## flow/config.mk

```make
export PLATFORM = sky130hd
export DESIGN_NAME = cardinal_router
export DESIGN_NICKNAME = cardinal_router
export VERILOG_FILES = /design/flow/design.v
export SDC_FILE = /design/flow/constraint.sdc
export NUM_CORES = 4
export LEC_CHECK = 0
export CAP_MARGIN = 20
export CORE_MARGIN = 2
export CORE_UTILIZATION = 69
export CTS_CLUSTER_SIZE = 40
export PLACE_DENSITY = 0.67
export SLEW_MARGIN = 20
```

## flow/constraint.sdc

```tcl
create_clock -name core_clock -period 2.19 [get_ports {clk}]
set_input_delay 0.4380 -clock core_clock [delete_from_list [all_inputs] [get_ports {clk}]]
set_output_delay 0.4380 -clock core_clock [all_outputs]
set_load 0.01 [all_outputs]
```

## flow/design.v

```verilog
module bufferDepth1 #(
    parameter WIDTH = 64
) (
    input clk, reset,
    input wrEnable, rdEnable,
    input [WIDTH-1:0] dataIn,
    output [WIDTH-1:0] dataOut,
    output full, empty
);
    reg [WIDTH-1:0] memory;                      
    reg fullFlag;                                
    assign full = fullFlag;
    assign empty = ~fullFlag;
    assign dataOut = memory;                     
    always @(posedge clk) begin
        if (reset) begin
            memory <= 0;
            fullFlag <= 0;
        end
        else begin
            if (wrEnable & (!fullFlag)) begin
                memory <= dataIn;
                fullFlag <= 1;
            end
            if (rdEnable & fullFlag) begin
                fullFlag <= 0;
            end
        end
    end
endmodule
module rotating_prioritizer (
    input clk, reset,
    input polarity,
    input req0, req1,
    output grant0, grant1
);
    reg grantReg0, grantReg1;
    assign grant0 = grantReg0;
    assign grant1 = grantReg1;
    reg lastGrant0, lastGrant1;
    reg reqF0, reqF1;
    reg grantF0, grantF1;
    always @(*) begin
        if (reqF0) begin
            grantF0 = 1;
            grantF1 = 0;
        end
        else begin
            grantF0 = 0;
            grantF1 = reqF1;
        end
    end
    always @(*) begin
        if (polarity) begin
            if (lastGrant1) begin
                {reqF0, reqF1} = {req0, req1};
                {grantReg0, grantReg1} = {grantF0, grantF1};              
            end
            else begin
                {reqF0, reqF1} = {req1, req0};
                {grantReg0, grantReg1} = {grantF1, grantF0};
            end
        end
        else begin  
            if (lastGrant0) begin
                {reqF0, reqF1} = {req0, req1};
                {grantReg0, grantReg1} = {grantF0, grantF1};              
            end
            else begin
                {reqF0, reqF1} = {req1, req0};
                {grantReg0, grantReg1} = {grantF1, grantF0};
            end
        end
    end
    always @(posedge clk) begin
        if (reset) begin
            lastGrant0 <= 1;  
            lastGrant1 <= 1;
        end
        else begin
            if (polarity) begin
                if (~req0 || ~req1) begin  
                    lastGrant1 <= 1;
                end
                else begin
                    if (grantReg0) begin
                        lastGrant1 <= 0;
                    end
                    if (grantReg1) begin
                        lastGrant1 <= 1;
                    end
                end
            end
            else begin  
                if (~req0 || ~req1) begin  
                    lastGrant0 <= 1;
                end
                else begin
                    if (grantReg0) begin
                        lastGrant0 <= 0;
                    end
                    if (grantReg1) begin
                        lastGrant0 <= 1;
                    end
                end
            end
        end
    end
endmodule
module cardinal_router 
#(
    parameter PACKET_SIZE = 64
)
(
    input clk, reset,                     
    output polarity,
    input cwsi,                          
    output cwri,                         
    input [PACKET_SIZE - 1:0] cwdi,      
    input ccwsi,                         
    output ccwri,                        
    input [PACKET_SIZE - 1:0] ccwdi,     
    input pesi,                          
    output peri,                         
    input [PACKET_SIZE - 1:0] pedi,      
    output cwso,                         
    input cwro,                          
    output [PACKET_SIZE - 1:0] cwdo,     
    output ccwso,                        
    input ccwro,                         
    output [PACKET_SIZE - 1:0] ccwdo,    
    output peso,                         
    input pero,                          
    output [PACKET_SIZE - 1:0] pedo      
);
    wire fullCwi0, fullCwi1, fullCcwi0, fullCcwi1, fullPei0, fullPei1;
    wire emptyCwi0, emptyCwi1, emptyCcwi0, emptyCcwi1, emptyPei0, emptyPei1;
    reg rdEnableCwi0, rdEnableCwi1, rdEnableCcwi0, rdEnableCcwi1, rdEnablePei0, rdEnablePei1;
    reg wrEnableCwi0, wrEnableCwi1, wrEnableCcwi0, wrEnableCcwi1, wrEnablePei0, wrEnablePei1;
    wire [PACKET_SIZE - 1:0] dataCwi0, dataCwi1, dataCcwi0, dataCcwi1, dataPei0, dataPei1;
    bufferDepth1 bufCwi0
    (
        .clk(clk),
        .reset(reset),
        .full(fullCwi0),
        .empty(emptyCwi0),
        .rdEnable(rdEnableCwi0),
        .wrEnable(wrEnableCwi0),
        .dataIn(cwdi),
        .dataOut(dataCwi0)
    );
    bufferDepth1 bufCwi1
    (
        .clk(clk),
        .reset(reset),
        .full(fullCwi1),
        .empty(emptyCwi1),
        .rdEnable(rdEnableCwi1),
        .wrEnable(wrEnableCwi1),
        .dataIn(cwdi),
        .dataOut(dataCwi1)
    );
    bufferDepth1 bufCcwi0
    (
        .clk(clk),
        .reset(reset),
        .full(fullCcwi0),
        .empty(emptyCcwi0),
        .rdEnable(rdEnableCcwi0),
        .wrEnable(wrEnableCcwi0),
        .dataIn(ccwdi),
        .dataOut(dataCcwi0)
    );
    bufferDepth1 bufCcwi1
    (
        .clk(clk),
        .reset(reset),
        .full(fullCcwi1),
        .empty(emptyCcwi1),
        .rdEnable(rdEnableCcwi1),
        .wrEnable(wrEnableCcwi1),
        .dataIn(ccwdi),
        .dataOut(dataCcwi1)
    );
    bufferDepth1 bufPei0
    (
        .clk(clk),
        .reset(reset),
        .full(fullPei0),
        .empty(emptyPei0),
        .rdEnable(rdEnablePei0),
        .wrEnable(wrEnablePei0),
        .dataIn(pedi),
        .dataOut(dataPei0)
    );   
    bufferDepth1 bufPei1
    (
        .clk(clk),
        .reset(reset),
        .full(fullPei1),
        .empty(emptyPei1),
        .rdEnable(rdEnablePei1),
        .wrEnable(wrEnablePei1),
        .dataIn(pedi),
        .dataOut(dataPei1)
    ); 
    wire fullCwo0, fullCwo1, fullCcwo0, fullCcwo1, fullPeo0, fullPeo1;
    wire emptyCwo0, emptyCwo1, emptyCcwo0, emptyCcwo1, emptyPeo0, emptyPeo1;
    wire rdEnableCwo0, rdEnableCwo1, rdEnableCcwo0, rdEnableCcwo1, rdEnablePeo0, rdEnablePeo1;
    reg wrEnableCwo0, wrEnableCwo1, wrEnableCcwo0, wrEnableCcwo1, wrEnablePeo0, wrEnablePeo1;
    reg [PACKET_SIZE - 1:0] dataInCwo0, dataInCwo1, dataInCcwo0, dataInCcwo1, dataInPeo0, dataInPeo1;
    wire [PACKET_SIZE - 1:0] dataOutCwo0, dataOutCwo1, dataOutCcwo0, dataOutCcwo1, dataOutPeo0, dataOutPeo1;
    bufferDepth1 bufCwo0
    (
        .clk(clk),
        .reset(reset),
        .full(fullCwo0),
        .empty(emptyCwo0),
        .rdEnable(rdEnableCwo0),
        .wrEnable(wrEnableCwo0),
        .dataIn(dataInCwo0),
        .dataOut(dataOutCwo0)
    );
    bufferDepth1 bufCwo1
    (
        .clk(clk),
        .reset(reset),
        .full(fullCwo1),
        .empty(emptyCwo1),
        .rdEnable(rdEnableCwo1),
        .wrEnable(wrEnableCwo1),
        .dataIn(dataInCwo1),
        .dataOut(dataOutCwo1)
    );
    bufferDepth1 bufCcwo0
    (
        .clk(clk),
        .reset(reset),
        .full(fullCcwo0),
        .empty(emptyCcwo0),
        .rdEnable(rdEnableCcwo0),
        .wrEnable(wrEnableCcwo0),
        .dataIn(dataInCcwo0),
        .dataOut(dataOutCcwo0)
    );
    bufferDepth1 bufCcwo1
    (
        .clk(clk),
        .reset(reset),
        .full(fullCcwo1),
        .empty(emptyCcwo1),
        .rdEnable(rdEnableCcwo1),
        .wrEnable(wrEnableCcwo1),
        .dataIn(dataInCcwo1),
        .dataOut(dataOutCcwo1)
    );
    bufferDepth1 bufPeo0
    (
        .clk(clk),
        .reset(reset),
        .full(fullPeo0),
        .empty(emptyPeo0),
        .rdEnable(rdEnablePeo0),
        .wrEnable(wrEnablePeo0),
        .dataIn(dataInPeo0),
        .dataOut(dataOutPeo0)
    );   
    bufferDepth1 bufPeo1
    (
        .clk(clk),
        .reset(reset),
        .full(fullPeo1),
        .empty(emptyPeo1),
        .rdEnable(rdEnablePeo1),
        .wrEnable(wrEnablePeo1),
        .dataIn(dataInPeo1),
        .dataOut(dataOutPeo1)
    );  
    reg reqCwiCwo, reqCwiPeo;
    reg reqCcwiCcwo, reqCcwiPeo;
    reg reqPeiCwo, reqPeiCcwo;
    wire grantCwiCwo, grantCwiPeo; 
    wire grantCcwiCcwo, grantCcwiPeo;
    wire grantPeiCwo, grantPeiCcwo;
    rotating_prioritizer arbiterCwo
    (
        .clk(clk),
        .reset(reset),
        .polarity(polarity),
        .req0(reqCwiCwo),
        .req1(reqPeiCwo),
        .grant0(grantCwiCwo),
        .grant1(grantPeiCwo)
    );
    rotating_prioritizer arbiterCcwo
    (
        .clk(clk),
        .reset(reset),
        .polarity(polarity),
        .req0(reqCcwiCcwo),
        .req1(reqPeiCcwo),
        .grant0(grantCcwiCcwo),
        .grant1(grantPeiCcwo)
    );
    rotating_prioritizer arbiterPeo
    (
        .clk(clk),
        .reset(reset),
        .polarity(polarity),
        .req0(reqCwiPeo),
        .req1(reqCcwiPeo),
        .grant0(grantCwiPeo),
        .grant1(grantCcwiPeo)
    );
    reg cwriReg, ccwriReg, periReg;
    reg cwsoReg, ccwsoReg, pesoReg;
    reg polarityReg;
    assign cwri     = cwriReg;
    assign ccwri    = ccwriReg;
    assign peri     = periReg;
    assign cwso     = cwsoReg;
    assign ccwso    = ccwsoReg;
    assign peso     = pesoReg;
    assign cwdo = (polarityReg == 0)   ? dataOutCwo1   : dataOutCwo0;
    assign ccwdo = (polarityReg == 0)  ? dataOutCcwo1  : dataOutCcwo0;  
    assign pedo = (polarityReg == 0)   ? dataOutPeo1   : dataOutPeo0; 
    assign rdEnableCwo0     = (polarityReg == 1)   ? (cwsoReg & cwro)      : 0;
    assign rdEnableCwo1     = (polarityReg == 0)   ? (cwsoReg & cwro)      : 0;
    assign rdEnableCcwo0    = (polarityReg == 1)   ? (ccwsoReg & ccwro)    : 0;  
    assign rdEnableCcwo1    = (polarityReg == 0)   ? (ccwsoReg & ccwro)    : 0;  
    assign rdEnablePeo0     = (polarityReg == 1)   ? (pesoReg & pero)      : 0;
    assign rdEnablePeo1     = (polarityReg == 0)   ? (pesoReg & pero)      : 0;  
    assign polarity = polarityReg;
    always @(posedge clk) begin
        if (reset) begin
            polarityReg <= 0;
        end
        else begin
            polarityReg <= ~polarityReg;
        end
    end
    always @(*) begin
        if(polarityReg == 0) begin
            if(emptyCwi1) begin 
                cwriReg = 1;
            end
            else begin 
                cwriReg = 0;
            end
            if(emptyCcwi1) begin 
                ccwriReg = 1;
            end
            else begin 
                ccwriReg = 0;
            end
            if(emptyPei1) begin 
                periReg = 1; 
            end
            else begin 
                periReg = 0;
            end
        end
        else begin  
            if(emptyCwi0) begin 
                cwriReg = 1;
            end
            else begin 
                cwriReg = 0;
            end
            if(emptyCcwi0) begin 
                ccwriReg = 1;
            end
            else begin 
                ccwriReg = 0;
            end
            if(emptyPei0) begin 
                periReg = 1;
            end
            else begin 
                periReg = 0;
            end
        end
    end
    always @(*) begin
        if(polarityReg == 0) begin
            wrEnableCwi0 = 0;
            wrEnableCcwi0 = 0;
            wrEnablePei0 = 0;
            if(cwsi && cwriReg) begin 
                wrEnableCwi1 = 1;
            end
            else begin 
                wrEnableCwi1 = 0;
            end
            if(ccwsi && ccwriReg) begin
                wrEnableCcwi1 = 1;
            end
            else begin 
                wrEnableCcwi1 = 0; 
            end
            if(pesi && periReg) begin 
                wrEnablePei1 = 1;
            end
            else begin 
                wrEnablePei1 = 0;   
            end
        end
        else begin
            wrEnableCwi1 = 0;
            wrEnableCcwi1 = 0;
            wrEnablePei1 = 0;
            if(cwsi && cwriReg) begin 
                wrEnableCwi0 = 1;
            end
            else begin 
                wrEnableCwi0 = 0;
            end
            if(ccwsi && ccwriReg) begin 
                wrEnableCcwi0 = 1;
            end
            else begin 
                wrEnableCcwi0 = 0; 
            end
            if(pesi && periReg) begin 
                wrEnablePei0 = 1;
            end
            else begin 
                wrEnablePei0 = 0; 
            end
        end 
    end
    always @(*) begin
        reqCwiCwo = 0;
        reqCwiPeo = 0;
        reqCcwiCcwo = 0;
        reqCcwiPeo = 0;
        reqPeiCwo = 0;
        reqPeiCcwo = 0;
        if(polarityReg == 0) begin  
            if(fullCwi0 && (dataCwi0[48] == 1) && emptyCwo0) begin 
                reqCwiCwo = 1;
            end
            if(fullCwi0 && (dataCwi0[48] == 0) && emptyPeo0) begin 
                reqCwiPeo = 1;
            end
            if(fullCcwi0 && (dataCcwi0[48] == 1) && emptyCcwo0) begin 
                reqCcwiCcwo = 1;
            end
            if(fullCcwi0 && (dataCcwi0[48] == 0) && emptyPeo0) begin 
                reqCcwiPeo = 1;
            end
            if(fullPei0 && (dataPei0[62] == 0) && emptyCwo0) begin 
                reqPeiCwo = 1;
            end
            if(fullPei0 && (dataPei0[62] == 1) && emptyCcwo0) begin 
                reqPeiCcwo = 1;
            end
        end
        else begin  
            if(fullCwi1 && (dataCwi1[48] == 1) && emptyCwo1) begin 
                reqCwiCwo = 1;
            end
            if(fullCwi1 && (dataCwi1[48] == 0) && emptyPeo1) begin 
                reqCwiPeo = 1;
            end
            if(fullCcwi1 && (dataCcwi1[48] == 1) && emptyCcwo1) begin 
                reqCcwiCcwo = 1;
            end
            if(fullCcwi1 && (dataCcwi1[48] == 0) && emptyPeo1) begin 
                reqCcwiPeo = 1;
            end
            if(fullPei1 && (dataPei1[62] == 0) && emptyCwo1) begin 
                reqPeiCwo = 1;
            end
            if(fullPei1 && (dataPei1[62] == 1) && emptyCcwo1) begin 
                reqPeiCcwo = 1;
            end
        end
    end
    always @(*) begin
        rdEnableCwi0 = 0;
        rdEnableCwi1 = 0;
        rdEnableCcwi0 = 0;
        rdEnableCcwi1 = 0;
        rdEnablePei0 = 0;
        rdEnablePei1 = 0;
        wrEnableCwo0 = 0;
        wrEnableCwo1 = 0;
        wrEnableCcwo0 = 0;
        wrEnableCcwo1 = 0;
        wrEnablePeo0 = 0;
        wrEnablePeo1 = 0;
        dataInCwo0 = 64'bx;
        dataInCwo1 = 64'bx;
        dataInCcwo0 = 64'bx;
        dataInCcwo1 = 64'bx;
        dataInPeo0 = 64'bx;
        dataInPeo1 = 64'bx;
        if(polarityReg == 0)  
        begin
            if(grantCwiCwo) begin                            
                rdEnableCwi0 = 1;
                wrEnableCwo0 = 1;
                dataInCwo0 = dataCwi0;                       
                dataInCwo0[55-:8] = dataCwi0[55-:8] >> 1;    
            end
            if(grantCwiPeo) begin
                rdEnableCwi0 = 1;
                wrEnablePeo0 = 1;
                dataInPeo0 = dataCwi0;
                dataInPeo0[55-:8] = dataCwi0[55-:8] >> 1;
            end
            if(grantCcwiCcwo) begin
                rdEnableCcwi0 = 1;
                wrEnableCcwo0 = 1;
                dataInCcwo0 = dataCcwi0;
                dataInCcwo0[55-:8] = dataCcwi0[55-:8] >> 1;
            end
            if(grantCcwiPeo) begin
                rdEnableCcwi0 = 1;
                wrEnablePeo0 = 1;
                dataInPeo0 = dataCcwi0;
                dataInPeo0[55-:8] = dataCcwi0[55-:8] >> 1;
            end
            if(grantPeiCwo) begin
                rdEnablePei0 = 1;
                wrEnableCwo0 = 1;
                dataInCwo0 = dataPei0;
                dataInCwo0[55-:8] = dataPei0[55-:8] >> 1;
            end
            if(grantPeiCcwo) begin
                rdEnablePei0 = 1;
                wrEnableCcwo0 = 1;
                dataInCcwo0 = dataPei0;
                dataInCcwo0[55-:8] = dataPei0[55-:8] >> 1;
            end
        end
        else  
        begin
            if(grantCwiCwo) begin
                rdEnableCwi1 = 1;
                wrEnableCwo1 = 1;
                dataInCwo1 = dataCwi1;
                dataInCwo1[55-:8] = dataCwi1[55-:8] >> 1;
            end
            if(grantCwiPeo) begin
                rdEnableCwi1 = 1;
                wrEnablePeo1 = 1;
                dataInPeo1 = dataCwi1;
                dataInPeo1[55-:8] = dataCwi1[55-:8] >> 1;
            end
            if(grantCcwiCcwo) begin
                rdEnableCcwi1 = 1;
                wrEnableCcwo1 = 1;
                dataInCcwo1 = dataCcwi1;
                dataInCcwo1[55-:8] = dataCcwi1[55-:8] >> 1;
            end
            if(grantCcwiPeo) begin
                rdEnableCcwi1 = 1;
                wrEnablePeo1 = 1;
                dataInPeo1 = dataCcwi1;
                dataInPeo1[55-:8] = dataCcwi1[55-:8] >> 1;
            end
            if(grantPeiCwo) begin
                rdEnablePei1 = 1;
                wrEnableCwo1 = 1;
                dataInCwo1 = dataPei1;
                dataInCwo1[55-:8] = dataPei1[55-:8] >> 1;
            end
            if(grantPeiCcwo) begin
                rdEnablePei1 = 1;
                wrEnableCcwo1 = 1;
                dataInCcwo1 = dataPei1;
                dataInCcwo1[55-:8] = dataPei1[55-:8] >> 1;
            end
        end
    end
    always @(*) begin
        cwsoReg     = (polarityReg == 0) ? (fullCwo1 & cwro)   : (fullCwo0 & cwro);
        ccwsoReg    = (polarityReg == 0) ? (fullCcwo1 & ccwro) : (fullCcwo0 & ccwro);  
        pesoReg     = (polarityReg == 0) ? (fullPeo1 & pero)   : (fullPeo0 & pero);    
    end 
endmodule 
```

## flow/run.sh

```bash
#!/bin/bash
# the make line also repeats each setting of config.mk as NAME=value (left out here)
make -C /OpenROAD-flow-scripts/flow DESIGN_CONFIG=/design/flow/config.mk WORK_HOME=/design/flow/orfs CLKGATE_MAP_FILE= finish
```

==> PnR_summary.wiki, run 1 <==
== Run summary ==
{| class="wikitable"
! Metric !! Value
|-
| Synth Area in Simple Gates || 0.150
|-
| GP Congestion || 0.886
|-
| Synth top area share || 0.478
|-
| Total cells reported by yosys after synthesis || 3655
|-
| # port buffers || 394
|-
| Synthesized area divided by synthesized cell count || 8.93 um2
|-
| Chip Footprint || 49000 um2
|-
| Clock buffer count from CTS || 76
|-
| Fraction of registers with async set or reset after synthesis || 0
|-
| Most common reg cell || sky130_fd_sc_hd__dfxtp_1
|-
| Top area cell types || sky130_fd_sc_hd__dfxtp_1, sky130_fd_sc_hd__mux2i_1, sky130_fd_sc_hd__nand2_1, sky130_fd_sc_hd__a211oi_1, sky130_fd_sc_hd__mux2_2
|-
| Step where the flow halted || global routing
|-
| Post-synth design cell area || about 33000 um2
|-
| Area of the placeable core || roughly 47000 um2
|-
| Area fraction in mux cells || 0.165
|-
| Instance area at placement || 38100 um2
|-
| Die y size || 221 um
|-
| Clk Tree Root Cell || sky130_fd_sc_hd__clkbuf_16
|-
| Total number of placement rows || 79
|-
| Most area-hungry cell type in the Yosys netlist || sky130_fd_sc_hd__dfxtp_1
|-
| Overall routing resource usage || 1.10
|-
| Init Core Util || 0.699
|-
| Post-detailed-placement half-perimeter wirelength || 67000 um
|-
| Yosys stat area || 32600 um2
|-
| Area share of xor/xnor cells in the synthesized design || 0
|-
| Post-synth tally of flip-flops with integrated enable || 0
|-
| FA/HA/MAJ Cells, Area Fraction || 0
|-
| Global route overflow || approximately 5300
|-
| Tally of yosys warning messages || 3
|-
| Leading post-synthesis cells by instance count || sky130_fd_sc_hd__nand2_1, sky130_fd_sc_hd__dfxtp_1, sky130_fd_sc_hd__a21oi_1
|-
| Sequential cell area fraction in the yosys report || 0.478
|-
| Distinct cell type count after synthesis || 55
|-
| Number of sinks handled by clock tree synthesis || 779
|-
| Number of cells in the design after placement || 4493
|-
| Post-synthesis compound-gate area fraction || 0.165
|-
| Result of the run || did not finish
|-
| Maximum clock insertion buffer count || 3
|-
| Number of synthesized register bits || 779
|-
| Clock H-tree levels || 3
|-
| Number of primary I/O pins || approximately 400
|-
| Error message || [ERROR GRT-0232] Routing congestion too high. Check the congestion heatmap in the GUI.
|-
| Dominant kind of combinational cell || multiplexers
|-
| Chip width || 221 um
|-
| Post-Synthesis Cells || roughly 3700
|-
| Most numerous cell in the Yosys netlist || sky130_fd_sc_hd__nand2_1
|}
metal layers:
layer | track usage | GRT overflow
met1 | 0.962 | 145
met5 | 0.762 | 12
met3 | 0.912 | 125
met4 | 1.19 | 1020
met2 | 1.40 | 4024
metrics by stage:
step / power (mW) / worst slack (ps)
after CTS: 34.1 / -383
after detailed placement: 20.2 / -343
after global placement: 20.1 / -248
after floorplan: 18.0 / -93.1
repair_timing:
action	in CTS
hold buffers	0
pin swaps	15
cloned	25
resized	874
setup endpoints to repair	575
buffers inserted	65
==> run 2: changes to the inputs <==
ABC_AREA = 1   (was default)
CORE_ASPECT_RATIO = 0.5   (was default)
CORE_UTILIZATION = 72   (was 69)
CTS_CLUSTER_DIAMETER = 390   (was default)
CTS_CLUSTER_SIZE = 99   (was 40)
PLACE_DENSITY = 0.86   (was 0.67)
clock period = 2.01 ns   (was 2.19 ns; I/O delays follow)
==> PnR_summary.wiki, run 2 <==
== Run summary ==
{| class="wikitable"
! Metric !! Value
|-
| Overall routing resource usage || 0.990
|-
| Dominant kind of combinational cell || simple AND/OR/NAND/NOR gates
|-
| Sequential cell area fraction in the yosys report || 0.434 (-0.0445)
|-
| Post-detailed-placement half-perimeter wirelength || 76400 um (+14%)
|-
| Step where the flow halted || global routing
|-
| Number of synthesized register bits || 779 (unchanged)
|-
| Distinct cell type count after synthesis || 27 (-51%)
|-
| Total number of placement rows || 57 (-28%)
|-
| Area fraction in mux cells || 0 (-0.165)
|-
| Die y size || 162 um (-27%)
|-
| Synth top area share || 0.434 (-0.0445)
|-
| Tally of yosys warning messages || 3 (unchanged)
|-
| Number of sinks handled by clock tree synthesis || 779 (unchanged)
|-
| Clk Tree Root Cell || sky130_fd_sc_hd__clkbuf_16
|-
| Post-synth tally of flip-flops with integrated enable || 0 (unchanged)
|-
| Leading post-synthesis cells by instance count || sky130_fd_sc_hd__nand2_1, sky130_fd_sc_hd__nor2_1, sky130_fd_sc_hd__dfxtp_1
|-
| GP Congestion || 0.927 (+4.6%)
|-
| Number of primary I/O pins || 399 (unchanged)
|-
| Result of the run || did not finish
|-
| Global route overflow || 1616
|-
| Synth Area in Simple Gates || 0.305 (+0.155)
|-
| Error message || [ERROR GRT-0232] Routing congestion too high. Check the congestion heatmap in the GUI.
|-
| Area share of xor/xnor cells in the synthesized design || 0 (unchanged)
|-
| Init Core Util || 0.735 (+0.0359)
|-
| Chip Footprint || 51900 um2 (+5.8%)
|-
| Maximum clock insertion buffer count || 3 (unchanged)
|-
| Most area-hungry cell type in the Yosys netlist || sky130_fd_sc_hd__dfxtp_1
|-
| Most numerous cell in the Yosys netlist || sky130_fd_sc_hd__nand2_1
|-
| Clock H-tree levels || 1 (-2)
|-
| Number of cells in the design after placement || 6592 (+47%)
|-
| Chip width || 320 um (+45%)
|-
| Yosys stat area || 36000 um2 (+10%)
|-
| Instance area at placement || 42000 um2 (+10%)
|-
| Most common reg cell || sky130_fd_sc_hd__dfxtp_1
|-
| Synthesized area divided by synthesized cell count || 6.30 um2 (-29%)
|-
| Post-Synthesis Cells || 5708 (+56%)
|-
| # port buffers || 394 (unchanged)
|-
| Area of the placeable core || 48900 um2 (+4.9%)
|-
| Dpl ws || -304 ps (+38.9 ps)
|-
| FA/HA/MAJ Cells, Area Fraction || 0 (unchanged)
|-
| Total cells reported by yosys after synthesis || 5708 (+56%)
|-
| Clock buffer count from CTS || 11 (-86%)
|-
| Fraction of registers with async set or reset after synthesis || 0 (unchanged)
|-
| Post-synth design cell area || 36000 um2 (+10%)
|-
| Top area cell types || sky130_fd_sc_hd__dfxtp_1, sky130_fd_sc_hd__nand2_1, sky130_fd_sc_hd__nor2_1, sky130_fd_sc_hd__o21ai_0, sky130_fd_sc_hd__inv_1
|-
| Post-synthesis compound-gate area fraction || 0.147 (-0.0172)
|-
| Number of buffers inserted for hold repair after clock tree synthesis || 0 (unchanged)
|}
==> run 2: what timing repair did <==
action                      CTS
resized                    1216
setup buffers                49
pin swaps                    86
gates cloned                 27
setup endpoints to repair   588
==> run 2: layer usage <==
| metal | overflow | GRT usage |
|---|---|---|
| met3 | 194 | 0.952 |
| met1 | 207 | 0.955 |
| met4 | 378 | 1.00 |
| met5 | 18 | 0.906 |
| met2 | 819 | 1.07 |
==> run 2: through the flow <==
step	hold slack [ps]	setup TNS [ps]	utilization
floorplan	439	-1950	-
global placement	446	-48930	0.857
detailed placement	452	-79420	0.857
CTS	282	-193720	0.898
==> run 3: changes to the inputs <==
CAP_MARGIN = 40   (was 20)
CORE_ASPECT_RATIO = default   (was 0.5)
CTS_CLUSTER_DIAMETER = 84   (was 390)
CTS_CLUSTER_SIZE = default   (was 99)
PLACE_DENSITY = default   (was 0.86)
PLACE_DENSITY_LB_ADDON = 0.05   (was default)
clock period = 2.99 ns   (was 2.01 ns; I/O delays follow)
==> PnR_summary.wiki, run 3 <==
== Run summary ==
{| class="wikitable"
! Metric !! Value
|-
| Fraction of registers with async set or reset after synthesis || 0 (unchanged)
|-
| Maximum clock insertion buffer count || 3 (unchanged)
|-
| Leading post-synthesis cells by instance count || sky130_fd_sc_hd__nand2_1, sky130_fd_sc_hd__nor2_1, sky130_fd_sc_hd__dfxtp_1
|-
| Number of primary I/O pins || 399 (unchanged)
|-
| End point of the critical path || pedo[48]
|-
| Instance area at placement || 40300 um2 (-3.9%)
|-
| Sequential cell area fraction in the yosys report || 0.434 (unchanged)
|-
| TritonCTS clock tree || done
|-
| Dominant kind of combinational cell || simple AND/OR/NAND/NOR gates
|-
| Final count of pins violating max slew || 0
|-
| FF-to-FF setup slack || 80 ps
|-
| Power Density || 642 nW/um2
|-
| Chip Footprint || 51800 um2 (-0.21%)
|-
| Switching Power || 8.35 mW
|-
| Number of cells in the design after placement || 6474 (-1.8%)
|-
| Post-Synthesis Cells || 5708 (unchanged)
|-
| Worst-case reg-to-reg path depth || 15
|-
| MaxCap Viol Count || 0
|-
| Init Core Util || 0.732 (-0.00342)
|-
| Chip width || 228 um (-29%)
|-
| Fraction of power consumed by combinational cells || 0.206
|-
| Period minus WS final || 3000 ps
|-
| GP Congestion || 0.926 (-0.12%)
|-
| 1st-iter DRT viols || 5235
|-
| Final Instance Count excl. Fillers || 6621
|-
| Via count of the first global-routing pass || roughly 35000
|-
| Clock power frac || 0.368
|-
| Crit path DAT || roughly 2400 ps
|-
| Number of failing hold endpoints at the final stage || 0
|-
| Die y size || 228 um (+40%)
|-
| Synthesized area divided by synthesized cell count || 6.30 um2 (unchanged)
|-
| Seq pwr || ~12 mW
|-
| Distinct cell type count after synthesis || 27 (unchanged)
|-
| Vias post-DR || 38497
|-
| Largest driver fanout on the critical path || 30
|-
| Global-route track usage on met1 || 0.542
|-
| Global route overflow || 0
|-
| Total design power || 27.8 mW
|-
| Post-synth design cell area || 36000 um2 (unchanged)
|-
| Clk_skew || 15.7 ps
|-
| Result of the run || complete, but fails checks
|-
| Met3 Use GR || 0.101
|-
| Sw Ratio || 0.301
|-
| Worst setup path startpoint || polarityReg$_SDFF_PP0_
|-
| Leak || 20.8 nW
|-
| Most common reg cell || sky130_fd_sc_hd__dfxtp_1
|-
| Endpoint required time on the critical path || ~2400 ps
|-
| Sequential power share || 0.426
|-
| CP endpoint kind || output port
|-
| Total number of placement rows || 81 (+42%)
|-
| Launch instance of the worst register-to-register path || polarityReg$_SDFF_PP0_
|-
| Master of the slowest instance on the critical path || sky130_fd_sc_hd__clkdlybuf4s50_1
|-
| Tally of yosys warning messages || 3 (unchanged)
|-
| Met2 Usage GRT || 0.704
|-
| Maximum number of pins on one net before global-route repair || 135
|-
| Number of nets in the layout || 6096
|-
| Clock network power || 10.2 mW
|-
| Wire length per cell || 18.1 um
|-
| Final number of setup-violating endpoints || 3
|-
| Logic power comb || 5.74 mW
|-
| Classification of the worst-slack hold path || register to register
|-
| # port buffers || 394 (unchanged)
|-
| Post-route clock period utilization || 1.00
|-
| Area fraction in mux cells || 0 (unchanged)
|-
| Number of nets still failing antenna checks after routing || 0
|-
| Synth top area share || 0.434 (unchanged)
|-
| Maximum operating frequency || roughly 0.33 GHz
|-
| FA/HA/MAJ Cells, Area Fraction || 0 (unchanged)
|-
| Number of inserted filler cells in the final layout || between 2000 and 3000
|-
| First-pass GRT wire length || 181000 um
|-
| Total Neg Setup Slack || -19.9 ps
|-
| Family of cells with the greatest summed delay on the critical path || buffers and inverters
|-
| Final instance area || approximately 43000 um2
|-
| Area of the placeable core || 49200 um2 (+0.47%)
|-
| Clock H-tree levels || 3 (+2)
|-
| Most numerous cell in the Yosys netlist || sky130_fd_sc_hd__nand2_1
|-
| Worst path depth || 5
|-
| Late-Pin Clk Latency || 630 ps
|-
| Number of antenna violations at the first check in global routing || 4
|-
| Detailed-route wire length || around 120000 um
|-
| Overall routing resource usage || 0.445
|-
| RSZ-0062 raised after global routing || true
|-
| Number of buffers inserted for hold repair after clock tree synthesis || 0 (unchanged)
|-
| Number of sinks handled by clock tree synthesis || 779 (unchanged)
|-
| Count of unresolved DRC violations after routing || 0
|-
| Dpl ws || 323 ps (+627 ps)
|-
| Post-synthesis compound-gate area fraction || 0.147 (unchanged)
|-
| Core utilization of the finished layout || 0.881
|-
| Internal power || 19.4 mW
|-
| Log Warnings || 44
|-
| Critical path cell sequence || buf_4, buf_16, nand2_1, o21ai_1, clkdlybuf4s50_1
|-
| Leading power group || sequential cells
|-
| Crit path kind || register to output port
|-
| Number of synthesized register bits || 779 (unchanged)
|-
| Via density per instance || between 5 and 6
|-
| Yosys stat area || 36000 um2 (unchanged)
|-
| Clk Tree Root Cell || sky130_fd_sc_hd__clkbuf_16
|-
| Area share of xor/xnor cells in the synthesized design || 0 (unchanged)
|-
| P&R area growth vs syn || 20.4%
|-
| Synth Area in Simple Gates || 0.305 (unchanged)
|-
| Worst IR Drop VDD || about 520 uV
|-
| Most area-hungry cell type in the Yosys netlist || sky130_fd_sc_hd__dfxtp_1
|-
| Worst Min Path Start || bufCcwi0.memory[27]$_SDFFE_PP0P_
|-
| Top area cell types || sky130_fd_sc_hd__dfxtp_1, sky130_fd_sc_hd__nand2_1, sky130_fd_sc_hd__nor2_1, sky130_fd_sc_hd__o21ai_0, sky130_fd_sc_hd__inv_1
|-
| Hold_ws || 459 ps
|-
| Clk pin slew, worst setup/hold paths || about 60 ps
|-
| Critical path startpoint category || register
|-
| 1st-pass router iterations || 10
|-
| Post-detailed-placement half-perimeter wirelength || 68500 um (-10%)
|-
| Layout Check Failures || setup timing
|-
| Slew Limit Headroom || 0.415
|-
| Transition time at the pin with the least slew margin || between 800 and 900 ps
|-
| Cell depth of the worst min-delay path || 2
|-
| Capturing point of the worst reg2reg path || bufPeo0.memory[17]$_SDFFE_PP0P_
|-
| Least setup slack across all paths after layout || -8.36 ps
|-
| Biggest cell delay along the critical path || 600 ps
|-
| Min-Delay Endpoint || bufCcwi0.memory[27]$_SDFFE_PP0P_
|-
| Total cells reported by yosys after synthesis || 5708 (unchanged)
|-
| Post-synth tally of flip-flops with integrated enable || 0 (unchanged)
|-
| Worst path bufs/invs || 3
|-
| Clock buffer count from CTS || 77 (+66)
|-
| Peak-usage layer in the global routing report || met2
|}
==> run 3: final cells by class <==
class / instances / area (um2) / share of cell area
antenna: 4 / 10.0 / 0.000231
sequential: 779 / 15600 / 0.360
multi-input combinational: 3930 / 16400 / 0.378
inverter: 615 / 2330 / 0.0537
clock buffer: 117 / 2380 / 0.0550
clock inverter: 19 / 270 / 0.00624
tap: 664 / 831 / 0.0192
timing repair buffer: 493 / 5490 / 0.127
==> run 3: repair_timing <==
| item | 4_1_cts | 5_1_grt |
|---|---|---|
| buffers inserted | 3 | 0 |
| hold endpoints to repair | 0 | 0 |
| gates resized | 62 | 63 |
| endpoints found under the setup margin | 85 | 69 |
| gates cloned | 2 | 1 |
==> run 3: routing by layer <==
layer / share of wire / routed length [um]
met3: 0.13 / 16100
met4: 0.071 / 8530
met1: 0.35 / 42100
met2: 0.44 / 53400
met5: 0.00019 / 23
==> run 4: changes to the inputs <==
ABC_AREA = default   (was 1)
CAP_MARGIN = 5   (was 40)
CORE_UTILIZATION = 70   (was 72)
CTS_CLUSTER_DIAMETER = default   (was 84)
CTS_CLUSTER_SIZE = 37   (was default)
PLACE_DENSITY_LB_ADDON = default   (was 0.05)
SETUP_SLACK_MARGIN = -0.21   (was default)
clock period = 2.14 ns   (was 2.99 ns; I/O delays follow)
==> PnR_summary.wiki, run 4 <==
== Run summary ==
{| class="wikitable"
! Metric !! Value
|-
| Worst path bufs/invs || 4 (+1)
|-
| Clock buffer count from CTS || 75 (-2.6%)
|-
| Log Warnings || 44 (unchanged)
|-
| Worst setup path startpoint || polarityReg$_SDFF_PP0_
|-
| Leak || 16.1 nW (-23%)
|-
| Capturing point of the worst reg2reg path || bufPeo0.memory[16]$_SDFFE_PP0P_
|-
| TritonCTS clock tree || done
|-
| 1st-pass router iterations || 12 (+2)
|-
| Wire length per cell || 29.8 um (+64%)
|-
| Area of the placeable core || 46300 um2 (-5.9%)
|-
| CP endpoint kind || register
|-
| Launch instance of the worst register-to-register path || polarityReg$_SDFF_PP0_
|-
| Number of nets in the layout || 4270 (-30%)
|-
| Worst Min Path Start || reset
|-
| Maximum clock insertion buffer count || 3 (unchanged)
|-
| Detailed-route wire length || 141000 um (+18%)
|-
| Switching Power || 9.98 mW (+19%)
|-
| Crit path kind || register to register
|-
| Slew Limit Headroom || 0.127 (-0.288)
|-
| Period minus WS final || about 3000 ps
|-
| Die y size || 220 um (-3.4%)
|-
| Clock H-tree levels || 3 (unchanged)
|-
| Crit path DAT || 3430 ps (+1030 ps)
|-
| Chip Footprint || 48300 um2 (-6.6%)
|-
| Clock power frac || 0.385 (+0.017)
|-
| Sequential cell area fraction in the yosys report || 0.478 (+0.0445)
|-
| Total cells reported by yosys after synthesis || 3655 (-36%)
|-
| Number of sinks handled by clock tree synthesis || 779 (unchanged)
|-
| Clk_skew || 17.4 ps (+1.64 ps)
|-
| Tally of yosys warning messages || 3 (unchanged)
|-
| Largest driver fanout on the critical path || 12 (-60%)
|-
| Family of cells with the greatest summed delay on the critical path || AND-OR/OR-AND gates
|-
| Met2 wire length || 58900 um (+10%)
|-
| Least setup slack across all paths after layout || -837 ps (-829 ps)
|-
| Synth Area in Simple Gates || 0.150 (-0.155)
|-
| Result of the run || complete, but fails checks
|-
| Number of inserted filler cells in the final layout || 1632 (-41%)
|-
| Clock network power || 13.6 mW (+33%)
|-
| Biggest cell delay along the critical path || 570 ps (-30 ps)
|-
| Area fraction in mux cells || 0.165 (+0.165)
|-
| Min-Delay Endpoint || arbiterCwo.lastGrant0$_SDFFE_PP1P_
|-
| Maximum operating frequency || 0.336 GHz
|-
| Post-synth design cell area || 32600 um2 (-9.3%)
|-
| FA/HA/MAJ Cells, Area Fraction || 0 (unchanged)
|-
| Total number of placement rows || 79 (-2.5%)
|-
| Init Core Util || 0.705 (-0.0265)
|-
| Sequential power share || 0.447 (+0.021)
|-
| Cell depth of the worst min-delay path || 4 (+2)
|-
| Master of the slowest instance on the critical path || sky130_fd_sc_hd__nor2_1
|-
| Synth top area share || 0.478 (+0.0445)
|-
| Transition time at the pin with the least slew margin || 1310 ps (+432 ps)
|-
| Post-synthesis compound-gate area fraction || 0.165 (+0.0172)
|-
| Most area-hungry cell type in the Yosys netlist || sky130_fd_sc_hd__dfxtp_1
|-
| Yosys stat area || 32600 um2 (-9.3%)
|-
| Number of failing hold endpoints at the final stage || 0 (unchanged)
|-
| Uppermost layer routed || met5
|-
| Most common reg cell || sky130_fd_sc_hd__dfxtp_1
|-
| Post-Synthesis Cells || 3655 (-36%)
|-
| Via density per instance || 7.25 (+25%)
|-
| Number of primary I/O pins || 399 (unchanged)
|-
| Fraction of registers with async set or reset after synthesis || 0 (unchanged)
|-
| Maximum number of pins on one net before global-route repair || 260 (+93%)
|-
| First-pass GRT wire length || 180000 um (-0.63%)
|-
| RSZ-0062 raised after global routing || true
|-
| Classification of the worst-slack hold path || input port to register
|-
| Post-route clock period utilization || 1.39 (+0.389)
|-
| Leading power group || sequential cells
|-
| Final count of pins violating max slew || 0 (unchanged)
|-
| P&R area growth vs syn || 31.3%
|-
| Clk pin slew, worst setup/hold paths || 70 ps (about the same)
|-
| Global route overflow || 0 (unchanged)
|-
| 1st-iter DRT viols || 6622 (+26%)
|-
| Instance area at placement || 38300 um2 (-5.1%)
|-
| Critical path startpoint category || register
|-
| Met1 wire length || 44200 um (+4.9%)
|-
| Number of buffers inserted for hold repair after clock tree synthesis || 0 (unchanged)
|-
| Reg area || 15600 um2 (unchanged)
|-
| Dpl ws || -431 ps (-754 ps)
|-
| Logic power comb || 5.93 mW (+3%)
|-
| Overall routing resource usage || 0.487 (+0.0415)
|-
| Via count of the first global-routing pass || 32330 (-8.8%)
|-
| Final number of setup-violating endpoints || 591 (+588)
|-
| MaxCap Viol Count || 0 (unchanged)
|-
| Final instance area || 42800 um2 (-1.1%)
|-
| GP Congestion || 0.906 (-2.2%)
|-
| Clk Tree Root Cell || sky130_fd_sc_hd__clkbuf_16
|-
| Post-detailed-placement half-perimeter wirelength || 67200 um (-2.0%)
|-
| Post-synth tally of flip-flops with integrated enable || 0 (unchanged)
|-
| Late-Pin Clk Latency || 630 ps (about the same)
|-
| Count of unresolved DRC violations after routing || 0 (unchanged)
|-
| Internal power || 25.4 mW (+31%)
|-
| # port buffers || 394 (unchanged)
|-
| Footprint of the multi-input gates || 16400 um2 (+0.28%)
|-
| Seq pwr || 15.8 mW (+34%)
|-
| Sw Ratio || 0.282 (-0.0188)
|-
| Synthesized area divided by synthesized cell count || 8.93 um2 (+42%)
|-
| Chip width || 220 um (-3.4%)
|-
| Layout Check Failures || setup timing
|-
| Vias post-DR || 34421 (-11%)
|-
| Most numerous cell in the Yosys netlist || sky130_fd_sc_hd__nand2_1
|-
| Endpoint required time on the critical path || 2600 ps (+210 ps)
|-
| Worst-case reg-to-reg path depth || 10 (-5)
|-
| Routed length on met3 || 22600 um (+41%)
|-
| End point of the critical path || bufPeo0.memory[16]$_SDFFE_PP0P_
|-
| FF-to-FF setup slack || -840 ps (-920 ps)
|-
| Total design power || 35.4 mW (+27%)
|-
| Fraction of power consumed by combinational cells || 0.168 (-0.038)
|-
| Worst IR Drop VDD || 852 uV (+65%)
|-
| Critical path cell sequence || buf_4, and4bb_2, buf_4, a211oi_2, a2111oi_4, o31a_4, buf_12, buf_12, nor2_1, a211oi_2
|-
| Area share of xor/xnor cells in the synthesized design || 0 (unchanged)
|-
| Worst path depth || 10 (+5)
|-
| Power Density || 827 nW/um2 (+29%)
|-
| Dominant kind of combinational cell || multiplexers
|-
| Number of nets still failing antenna checks after routing || 0 (unchanged)
|-
| Number of antenna violations at the first check in global routing || 13 (+9)
|-
| Top area cell types || sky130_fd_sc_hd__dfxtp_1, sky130_fd_sc_hd__mux2i_1, sky130_fd_sc_hd__nand2_1, sky130_fd_sc_hd__a211oi_1, sky130_fd_sc_hd__mux2_2
|-
| Distinct cell type count after synthesis || 55 (+100%)
|-
| Number of synthesized register bits || 779 (unchanged)
|-
| Leading post-synthesis cells by instance count || sky130_fd_sc_hd__nand2_1, sky130_fd_sc_hd__dfxtp_1, sky130_fd_sc_hd__a21oi_1
|}
run 4: stage by stage:
stage / util / cells / setup TNS, ps / hold slack [ps]
after floorplan: - / 3657 / -55610 / 444
after global placement: 0.828 / 4509 / -97290 / 450
after detailed placement: 0.828 / 4509 / -113070 / 457
after CTS: 0.898 / 4687 / -173490 / 238
after global routing: 0.925 / 4740 / -248530 / 261
final: 0.926 / 4747 / -225150 / 235
run 4: routing by layer:
metal / vias up / GRT usage
li1: 13552 / -
met1: 15588 / 0.564
met2: 3781 / 0.764
met3: 1488 / 0.136
met4: 12 / 0.370
met5: - / 0.00938
run 4: what timing repair did:
action,4_1_cts,5_1_grt
cloned,12,18
setup buffers,34,28
setup endpoints to repair,535,523
resized,549,212
pin swaps,0,16
run 4: cell type report:
type / count / share of cell area
Inverter: 8 / 0.000701
Clock buffer: 123 / 0.0556
Sequential cell: 779 / 0.364
Clock inverter: 9 / 0.00178
Tap cell: 607 / 0.0177
Antenna cell: 15 / 0.000876
Multi-Input combinational cell: 2557 / 0.384
Timing Repair Buffer: 649 / 0.175
==> run 5: changes to the inputs <==
CAP_MARGIN = 0   (was 5)
CTS_CLUSTER_SIZE = 34   (was 37)
MAX_ROUTING_LAYER = met4   (was default)
SETUP_SLACK_MARGIN = 0.77   (was -0.21)
clock period = 2.78 ns   (was 2.14 ns; I/O delays follow)
==> PnR_summary.wiki, run 5 <==
== Run summary ==
{| class="wikitable"
! Metric !! Value
|-
| Total cells reported by yosys after synthesis || 3655 (unchanged)
|-
| Clock buffer count from CTS || 77 (+2.7%)
|-
| Synthesized area divided by synthesized cell count || 8.93 um2 (unchanged)
|-
| # port buffers || 394 (unchanged)
|-
| Post-synth tally of flip-flops with integrated enable || 0 (unchanged)
|-
| Sequential cell area fraction in the yosys report || 0.478 (unchanged)
|-
| GP Congestion || 0.893 (-1.4%)
|-
| Fraction of registers with async set or reset after synthesis || 0 (unchanged)
|-
| Area of the placeable core || 46300 um2 (unchanged)
|-
| Most area-hungry cell type in the Yosys netlist || sky130_fd_sc_hd__dfxtp_1
|-
| Top area cell types || sky130_fd_sc_hd__dfxtp_1, sky130_fd_sc_hd__mux2i_1, sky130_fd_sc_hd__nand2_1, sky130_fd_sc_hd__a211oi_1, sky130_fd_sc_hd__mux2_2
|-
| Tally of yosys warning messages || 3 (unchanged)
|-
| Most common reg cell || sky130_fd_sc_hd__dfxtp_1
|-
| Distinct cell type count after synthesis || 55 (unchanged)
|-
| Dpl ws || 193 ps (+625 ps)
|-
| Post-detailed-placement half-perimeter wirelength || 63800 um (-5.0%)
|-
| Result of the run || did not finish
|-
| Number of primary I/O pins || 399 (unchanged)
|-
| Post-Synthesis Cells || 3655 (unchanged)
|-
| Instance area at placement || 37400 um2 (-2.2%)
|-
| Clock H-tree levels || 3 (unchanged)
|-
| Init Core Util || 0.705 (unchanged)
|-
| Area share of xor/xnor cells in the synthesized design || 0 (unchanged)
|-
| Maximum clock insertion buffer count || 3 (unchanged)
|-
| Number of sinks handled by clock tree synthesis || 779 (unchanged)
|-
| Yosys stat area || 32600 um2 (unchanged)
|-
| Chip width || 220 um (unchanged)
|-
| Number of buffers inserted for hold repair after clock tree synthesis || 0 (unchanged)
|-
| Clk Tree Root Cell || sky130_fd_sc_hd__clkbuf_16
|-
| Most numerous cell in the Yosys netlist || sky130_fd_sc_hd__nand2_1
|-
| FA/HA/MAJ Cells, Area Fraction || 0 (unchanged)
|-
| Synth Area in Simple Gates || 0.150 (unchanged)
|-
| Overall routing resource usage || 0.843
|-
| Die y size || 220 um (unchanged)
|-
| Area fraction in mux cells || 0.165 (unchanged)
|-
| Leading post-synthesis cells by instance count || sky130_fd_sc_hd__nand2_1, sky130_fd_sc_hd__dfxtp_1, sky130_fd_sc_hd__a21oi_1
|-
| Post-synth design cell area || 32600 um2 (unchanged)
|-
| Chip Footprint || 48300 um2 (unchanged)
|-
| Total number of placement rows || 79 (unchanged)
|-
| Post-synthesis compound-gate area fraction || 0.165 (unchanged)
|-
| Synth top area share || 0.478 (unchanged)
|-
| Global route overflow || 19
|-
| Step where the flow halted || global routing
|-
| Dominant kind of combinational cell || multiplexers
|-
| Number of synthesized register bits || 779 (unchanged)
|-
| Error message || [ERROR GRT-0232] Routing congestion too high. Check the congestion heatmap in the GUI.
|}
[run 5: per-stage QoR]
stage | instances | hold slack (ps)
3_3_place_gp | 4427 | 451
2_1_floorplan | 3657 | 444
3_5_place_dp | 4427 | 457
4_1_cts | 4639 | 238
[run 5: repair_timing]
item                                    4_1_cts
setup buffers                                51
gates cloned                                 25
pin swaps                                     2
gates resized                               579
endpoints found under the setup margin      669
[run 5: metal layers]
layer  GRT overflow  GRT usage
met1              1      0.839
met2             10      0.954
met3              1      0.733
met4              7      0.794
met5              -          -
==> run 6: changes to the inputs <==
CAP_MARGIN = 20   (was 0)
CORE_UTILIZATION = 59   (was 70)
CTS_CLUSTER_SIZE = default   (was 34)
MAX_ROUTING_LAYER = default   (was met4)
SETUP_SLACK_MARGIN = default   (was 0.77)
clock period = 2.03 ns   (was 2.78 ns; I/O delays follow)
==> PnR_summary.wiki, run 6 <==
== Run summary ==
{| class="wikitable"
! Metric !! Value
|-
| Leak || 17.0 nW
|-
| Critical path cell sequence || buf_12, buf_8, and4bb_2, o31a_1, a22o_4, o211ai_1, a31oi_4, buf_12, a221o_2
|-
| Area of the placeable core || 54900 um2 (+19%)
|-
| Synth top area share || 0.478 (unchanged)
|-
| Core utilization of the finished layout || 0.836
|-
| Clock network power || 14.7 mW
|-
| Post-route clock period utilization || 1.30
|-
| Number of sinks handled by clock tree synthesis || 779 (unchanged)
|-
| Chip width || 239 um (+8.8%)
|-
| Launch instance of the worst register-to-register path || polarityReg$_SDFF_PP0_
|-
| Yosys stat area || 32600 um2 (unchanged)
|-
| Number of primary I/O pins || 399 (unchanged)
|-
| Clk Tree Root Cell || sky130_fd_sc_hd__clkbuf_16
|-
| Worst-case reg-to-reg path depth || 9
|-
| Number of buffers inserted for hold repair after clock tree synthesis || 0 (unchanged)
|-
| P&R area growth vs syn || 40.6%
|-
| Global route overflow || 0
|-
| MaxCap Viol Count || 0
|-
| Die y size || 239 um (+8.8%)
|-
| Chip Footprint || 57200 um2 (+18%)
|-
| Distinct cell type count after synthesis || 55 (unchanged)
|-
| Family of cells with the greatest summed delay on the critical path || AND-OR/OR-AND gates
|-
| 1st-pass router iterations || 6
|-
| Min-Delay Endpoint || arbiterCcwo.lastGrant0$_SDFFE_PP1P_
|-
| Sequential power share || 0.439
|-
| Transition time at the pin with the least slew margin || 1190 ps
|-
| Most common reg cell || sky130_fd_sc_hd__dfxtp_1
|-
| Post-synthesis compound-gate area fraction || 0.165 (unchanged)
|-
| Clock power frac || 0.387
|-
| Worst path depth || 9
|-
| Most numerous cell in the Yosys netlist || sky130_fd_sc_hd__nand2_1
|-
| Total design power || around 38 mW
|-
| Leading power group || sequential cells
|-
| Number of nets still failing antenna checks after routing || 0
|-
| Count of unresolved DRC violations after routing || 0
|-
| Via count of the first global-routing pass || 31033
|-
| Via density per instance || about 6.4
|-
| Vias post-DR || ~32000
|-
| Final number of setup-violating endpoints || 775
|-
| Fraction of registers with async set or reset after synthesis || 0 (unchanged)
|-
| GP Congestion || 0.880 (-1.4%)
|-
| Number of inserted filler cells in the final layout || 3167
|-
| Fraction of power consumed by combinational cells || 0.174
|-
| Total Neg Setup Slack || -254650 ps
|-
| CP dominant cell by count || sky130_fd_sc_hd__buf_12
|-
| Least setup slack across all paths after layout || -610 ps
|-
| CP endpoint kind || register
|-
| Wire length per cell || 26.2 um
|-
| Synthesized area divided by synthesized cell count || 8.93 um2 (unchanged)
|-
| First-pass GRT wire length || 183000 um
|-
| Total number of placement rows || 86 (+8.9%)
|-
| Log Warnings || ~44
|-
| Result of the run || complete, but fails checks
|-
| Clk pin slew, worst setup/hold paths || 60 ps
|-
| Leading post-synthesis cells by instance count || sky130_fd_sc_hd__nand2_1, sky130_fd_sc_hd__dfxtp_1, sky130_fd_sc_hd__a21oi_1
|-
| Number of failing hold endpoints at the final stage || 0
|-
| Period minus WS final || 2640 ps
|-
| Biggest cell delay along the critical path || 360 ps
|-
| Top area cell types || sky130_fd_sc_hd__dfxtp_1, sky130_fd_sc_hd__mux2i_1, sky130_fd_sc_hd__nand2_1, sky130_fd_sc_hd__a211oi_1, sky130_fd_sc_hd__mux2_2
|-
| Internal power || roughly 28 mW
|-
| Synth Area in Simple Gates || 0.150 (unchanged)
|-
| Critical path startpoint category || register
|-
| Final count of pins violating max slew || 0
|-
| Switching Power || 10.4 mW
|-
| Crit path kind || register to register
|-
| Clock H-tree levels || 3 (unchanged)
|-
| Overall routing resource usage || 0.419
|-
| Clock buffer count from CTS || 80 (+3.9%)
|-
| Init Core Util || 0.594 (-0.111)
|-
| Worst setup path startpoint || polarityReg$_SDFF_PP0_
|-
| Post-synth tally of flip-flops with integrated enable || 0 (unchanged)
|-
| Maximum clock insertion buffer count || 3 (unchanged)
|-
| Logic power comb || 6.62 mW
|-
| Power Density || 828 nW/um2
|-
| FF-to-FF setup slack || -610 ps
|-
| 1st-iter DRT viols || 4063
|-
| Post-Synthesis Cells || 3655 (unchanged)
|-
| RSZ-0062 raised after global routing || true
|-
| Cell depth of the worst min-delay path || 4
|-
| TritonCTS clock tree || done
|-
| Master of the slowest instance on the critical path || sky130_fd_sc_hd__dfxtp_4
|-
| Seq pwr || 16.7 mW
|-
| Maximum number of pins on one net before global-route repair || 219
|-
| Layout Check Failures || setup timing
|-
| # port buffers || 394 (unchanged)
|-
| Number of synthesized register bits || 779 (unchanged)
|-
| Sequential cell area fraction in the yosys report || 0.478 (unchanged)
|-
| Area fraction in mux cells || 0.165 (unchanged)
|-
| Slew Limit Headroom || 0.208
|-
| Capturing point of the worst reg2reg path || bufPeo1.memory[37]$_SDFFE_PP0P_
|-
| Detailed-route wire length || 129000 um
|-
| Clk_skew || 16.3 ps
|-
| Classification of the worst-slack hold path || input port to register
|-
| Number of nets in the layout || roughly 4400
|-
| Area share of xor/xnor cells in the synthesized design || 0 (unchanged)
|-
| Worst path bufs/invs || 3
|-
| Post-synth design cell area || 32600 um2 (unchanged)
|-
| Sw Ratio || 0.273
|-
| Post-detailed-placement half-perimeter wirelength || 69100 um (+8.4%)
|-
| Most area-hungry cell type in the Yosys netlist || sky130_fd_sc_hd__dfxtp_1
|-
| Number of antenna violations at the first check in global routing || 5
|-
| Tally of yosys warning messages || 3 (unchanged)
|-
| End point of the critical path || bufPeo1.memory[37]$_SDFFE_PP0P_
|-
| Worst Min Path Start || reset
|-
| Dominant kind of combinational cell || multiplexers
|-
| Crit path DAT || 3150 ps
|-
| Total cells reported by yosys after synthesis || 3655 (unchanged)
|-
| Worst IR Drop VDD || 800 uV
|-
| Late-Pin Clk Latency || 630 ps
|-
| Maximum operating frequency || 0.379 GHz
|-
| FA/HA/MAJ Cells, Area Fraction || 0 (unchanged)
|-
| Endpoint required time on the critical path || 2540 ps
|-
| Largest driver fanout on the critical path || 31
|}
-- run 6: area by class of cell --
type,count,area [um2],share of cell area
clock inverter,19,163,0.00355
clock buffer,125,2410,0.0526
tap,704,881,0.0192
antenna,5,12.5,0.000273
multi-input combinational,2557,17300,0.377
timing repair buffer,742,9500,0.207
inverter,8,30.0,0.000655
sequential,779,15600,0.340
-- run 6: what timing repair did --
item | in CTS | in global routing
setup endpoints to repair | 591 | 775
setup buffers | 93 | 26
pin swaps | 27 | 59
gates cloned | 49 | 15
gates resized | 1187 | 198
-- run 6: through the flow --
| stage | hold slack, ps | worst slack [ps] | area (um2) | std cells |
|---|---|---|---|---|
| 4_1_cts | 247 | -543 | 44800 | 4903 |
| 3_3_place_gp | 453 | -372 | 38800 | 4617 |
| 6_report | 268 | -610 | 45900 | 4939 |
| 3_5_place_dp | 457 | -426 | 38800 | 4617 |
| 5_1_grt | 280 | -669 | 45900 | 4938 |
| 2_1_floorplan | 444 | -253 | 33000 | 3657 |
-- run 6: layer usage --
metal / routed length, um / GRT usage / vias to the layer above
met2: 58100 / 0.663 / 2323
met3: 15600 / 0.0950 / 598
met4: 8460 / 0.245 / 0
met1: 47400 / 0.527 / 15109
met5: 0 / 0 / -
li1: - / - / 13744
==> run 7: changes to the inputs <==
ABC_AREA = 1   (was default)
CTS_CLUSTER_SIZE = 56   (was default)
SETUP_SLACK_MARGIN = 0.5   (was default)
clock period = 2.02 ns   (was 2.03 ns; I/O delays follow)
==> PnR_summary.wiki, run 7 <==
== Run summary ==
{| class="wikitable"
! Metric !! Value
|-
| RSZ-0062 raised after global routing || true
|-
| Global-route track usage on met1 || 0.520 (-0.00651)
|-
| Area of the placeable core || 60400 um2 (+10%)
|-
| Most common reg cell || sky130_fd_sc_hd__dfxtp_1
|-
| Capturing point of the worst reg2reg path || bufCcwo0.memory[40]$_SDFFE_PP0P_
|-
| Post-synthesis compound-gate area fraction || 0.147 (-0.0172)
|-
| Result of the run || complete, but fails checks
|-
| Sequential power share || 0.391 (-0.048)
|-
| Clock H-tree levels || 3 (unchanged)
|-
| Post-synth design cell area || 36000 um2 (+10%)
|-
| Number of nets still failing antenna checks after routing || 0 (unchanged)
|-
| Synth Area in Simple Gates || 0.305 (+0.155)
|-
| MaxCap Viol Count || 0 (unchanged)
|-
| Via count of the first global-routing pass || 36961 (+19%)
|-
| Die y size || 251 um (+4.9%)
|-
| Master of the slowest instance on the critical path || sky130_fd_sc_hd__dfxtp_1
|-
| Post-detailed-placement half-perimeter wirelength || 78800 um (+14%)
|-
| Total number of placement rows || 90 (+4.7%)
|-
| Chip width || 251 um (+4.9%)
|-
| Number of synthesized register bits || 779 (unchanged)
|-
| Endpoint required time on the critical path || 2550 ps (about the same)
|-
| Launch instance of the worst register-to-register path || bufCcwo0.fullFlag$_SDFFE_PP0P_
|-
| FA/HA/MAJ Cells, Area Fraction || 0 (unchanged)
|-
| Footprint of the multi-input gates || 19400 um2 (+12%)
|-
| Maximum number of pins on one net before global-route repair || 69 (-68%)
|-
| P&R area growth vs syn || 44.2%
|-
| Post-synth tally of flip-flops with integrated enable || 0 (unchanged)
|-
| Met2 Usage GRT || 0.664 (+0.00112)
|-
| Wire length per cell || 21.0 um (-20%)
|-
| Reg area || 15600 um2 (about the same)
|-
| Log Warnings || 32 (-27%)
|-
| First-pass GRT wire length || 206000 um (+13%)
|-
| Tally of yosys warning messages || 3 (unchanged)
|-
| Peak-usage layer in the global routing report || met2
|-
| Most numerous cell in the Yosys netlist || sky130_fd_sc_hd__nand2_1
|-
| Sequential cell area fraction in the yosys report || 0.434 (-0.0445)
|-
| Maximum operating frequency || 0.363 GHz (-4.2%)
|-
| Total Neg Setup Slack || -240710 ps (+13950 ps)
|-
| Chip Footprint || 63000 um2 (+10%)
|-
| Fraction of power consumed by combinational cells || 0.273 (+0.099)
|-
| Post-route clock period utilization || 1.36 (+0.0634)
|-
| Worst path bufs/invs || 5 (+2)
|-
| Fraction of registers with async set or reset after synthesis || 0 (unchanged)
|-
| Leak || 25.1 nW (+48%)
|-
| Most area-hungry cell type in the Yosys netlist || sky130_fd_sc_hd__dfxtp_1
|-
| Layout Check Failures || setup timing
|-
| Distinct cell type count after synthesis || 27 (-51%)
|-
| Count of unresolved DRC violations after routing || 0 (unchanged)
|-
| Detailed-route wire length || 149000 um (+15%)
|-
| GP Congestion || 0.891 (+1.2%)
|-
| Logic power comb || 12.4 mW (+87%)
|-
| TritonCTS clock tree || done
|-
| Final number of setup-violating endpoints || 689 (-11%)
|-
| Least setup slack across all paths after layout || -735 ps (-125 ps)
|-
| Yosys stat area || 36000 um2 (+10%)
|-
| Vias post-DR || 41156 (+30%)
|-
| Final count of pins violating max slew || 0 (unchanged)
|-
| Critical path cell sequence || inv_1, nand3_1, a21oi_1, nand2_1, nand2_1, inv_2, nand2_4, nand2_4, nand2_4, nand3b_1, nand2_4, buf_12, buf_12, clkbuf_16, nand2_2, nand2_1, nor2_1
|-
| Overall routing resource usage || 0.414 (-0.00584)
|-
| Clk pin slew, worst setup/hold paths || 60 ps (about the same)
|-
| Met3 Use GR || 0.0838 (-0.0113)
|-
| Worst setup path startpoint || bufCcwo0.fullFlag$_SDFFE_PP0P_
|-
| Number of primary I/O pins || 399 (unchanged)
|-
| Largest driver fanout on the critical path || 6 (-81%)
|-
| Leading power group || sequential cells
|-
| Number of inserted filler cells in the final layout || 3465 (+9.4%)
|-
| Worst Min Path Start || pedi[12]
|-
| Min-Delay Endpoint || bufPei1.memory[12]$_SDFFE_PP0P_
|-
| CP dominant cell by count || sky130_fd_sc_hd__nand2_4
|-
| Crit path kind || register to register
|-
| Clock power frac || 0.336 (-0.051)
|-
| Top area cell types || sky130_fd_sc_hd__dfxtp_1, sky130_fd_sc_hd__nand2_1, sky130_fd_sc_hd__nor2_1, sky130_fd_sc_hd__o21ai_0, sky130_fd_sc_hd__inv_1
|-
| Clk Tree Root Cell || sky130_fd_sc_hd__clkbuf_16
|-
| Period minus WS final || 2760 ps (+115 ps)
|-
| Biggest cell delay along the critical path || 380 ps (+20 ps)
|-
| Core utilization of the finished layout || 0.860 (+0.0236)
|-
| Area share of xor/xnor cells in the synthesized design || 0 (unchanged)
|-
| Power Density || 874 nW/um2 (+5.6%)
|-
| Clock buffer count from CTS || 80 (unchanged)
|-
| Crit path DAT || 3290 ps (+140 ps)
|-
| 1st-iter DRT viols || 5410 (+33%)
|-
| Dominant kind of combinational cell || simple AND/OR/NAND/NOR gates
|-
| Global route overflow || 0 (unchanged)
|-
| Number of failing hold endpoints at the final stage || 0 (unchanged)
|-
| Family of cells with the greatest summed delay on the critical path || simple AND/OR/NAND/NOR gates
|-
| 1st-pass router iterations || 7 (+1)
|-
| Post-Synthesis Cells || 5708 (+56%)
|-
| Clock network power || 15.3 mW (+4%)
|-
| Critical path startpoint category || register
|-
| Worst path depth || 17 (+8)
|-
| Worst-case reg-to-reg path depth || 17 (+8)
|-
| Area fraction in mux cells || 0 (-0.165)
|-
| Late-Pin Clk Latency || 640 ps (about the same)
|-
| Init Core Util || 0.596 (+0.00146)
|-
| Number of antenna violations at the first check in global routing || 6 (+1)
|-
| Worst IR Drop VDD || 860 uV (+7.5%)
|-
| Internal power || 30.8 mW (+12%)
|-
| Leading post-synthesis cells by instance count || sky130_fd_sc_hd__nand2_1, sky130_fd_sc_hd__nor2_1, sky130_fd_sc_hd__dfxtp_1
|-
| Cell depth of the worst min-delay path || 3 (-1)
|-
| Seq pwr || 17.7 mW (+6%)
|-
| Synthesized area divided by synthesized cell count || 6.30 um2 (-29%)
|-
| Total design power || 45.4 mW (+19%)
|-
| Total cells reported by yosys after synthesis || 5708 (+56%)
|-
| Number of sinks handled by clock tree synthesis || 779 (unchanged)
|-
| Synth top area share || 0.434 (-0.0445)
|-
| Number of nets in the layout || 6458 (+48%)
|-
| FF-to-FF setup slack || -740 ps (-130 ps)
|-
| Sw Ratio || 0.320 (+0.0471)
|-
| CP endpoint kind || register
|-
| Clk_skew || 24.9 ps (+8.59 ps)
|-
| Switching Power || 14.5 mW (+40%)
|-
| Classification of the worst-slack hold path || input port to register
|-
| # port buffers || 394 (unchanged)
|-
| Via density per instance || 5.79 (-10%)
|-
| End point of the critical path || bufCcwo0.memory[40]$_SDFFE_PP0P_
|-
| Maximum clock insertion buffer count || 3 (unchanged)
|}
[run 7: through the flow]
step	hold slack [ps]	instances	cell area (um2)	worst slack, ps
detailed placement	450	6756	44300	-221
CTS	374	7026	49800	-339
finish	387	7106	51900	-735
global route	404	7102	51900	-878
floorplan	439	5710	38100	142
global placement	447	6756	44300	-203
[run 7: layout make-up]
type,instances,area share
multi-input combinational,3931,0.373
sequential,779,0.301
timing repair buffer,851,0.211
clock buffer,122,0.0463
inverter,615,0.0450
tap,782,0.0189
clock inverter,20,0.00480
antenna,6,0.000289
[run 7: timing repair]
| action | CTS | global route |
|---|---|---|
| cloned | 44 | 40 |
| hold buffers | 0 | 0 |
| setup buffers | 84 | 34 |
| endpoints found under the setup margin | 974 | 974 |
| endpoints found under the hold margin | 0 | 0 |
| resized | 1160 | 238 |
| pin swaps | 99 | 56 |
[run 7: metal layers]
metal  share of wire  vias to the layer above
met4           0.074                        6
met1            0.36                    18615
li1                -                    18652
met3            0.12                      858
met2            0.45                     3025
met5         0.00025                        -
Power and IR drop assume default switching activity.
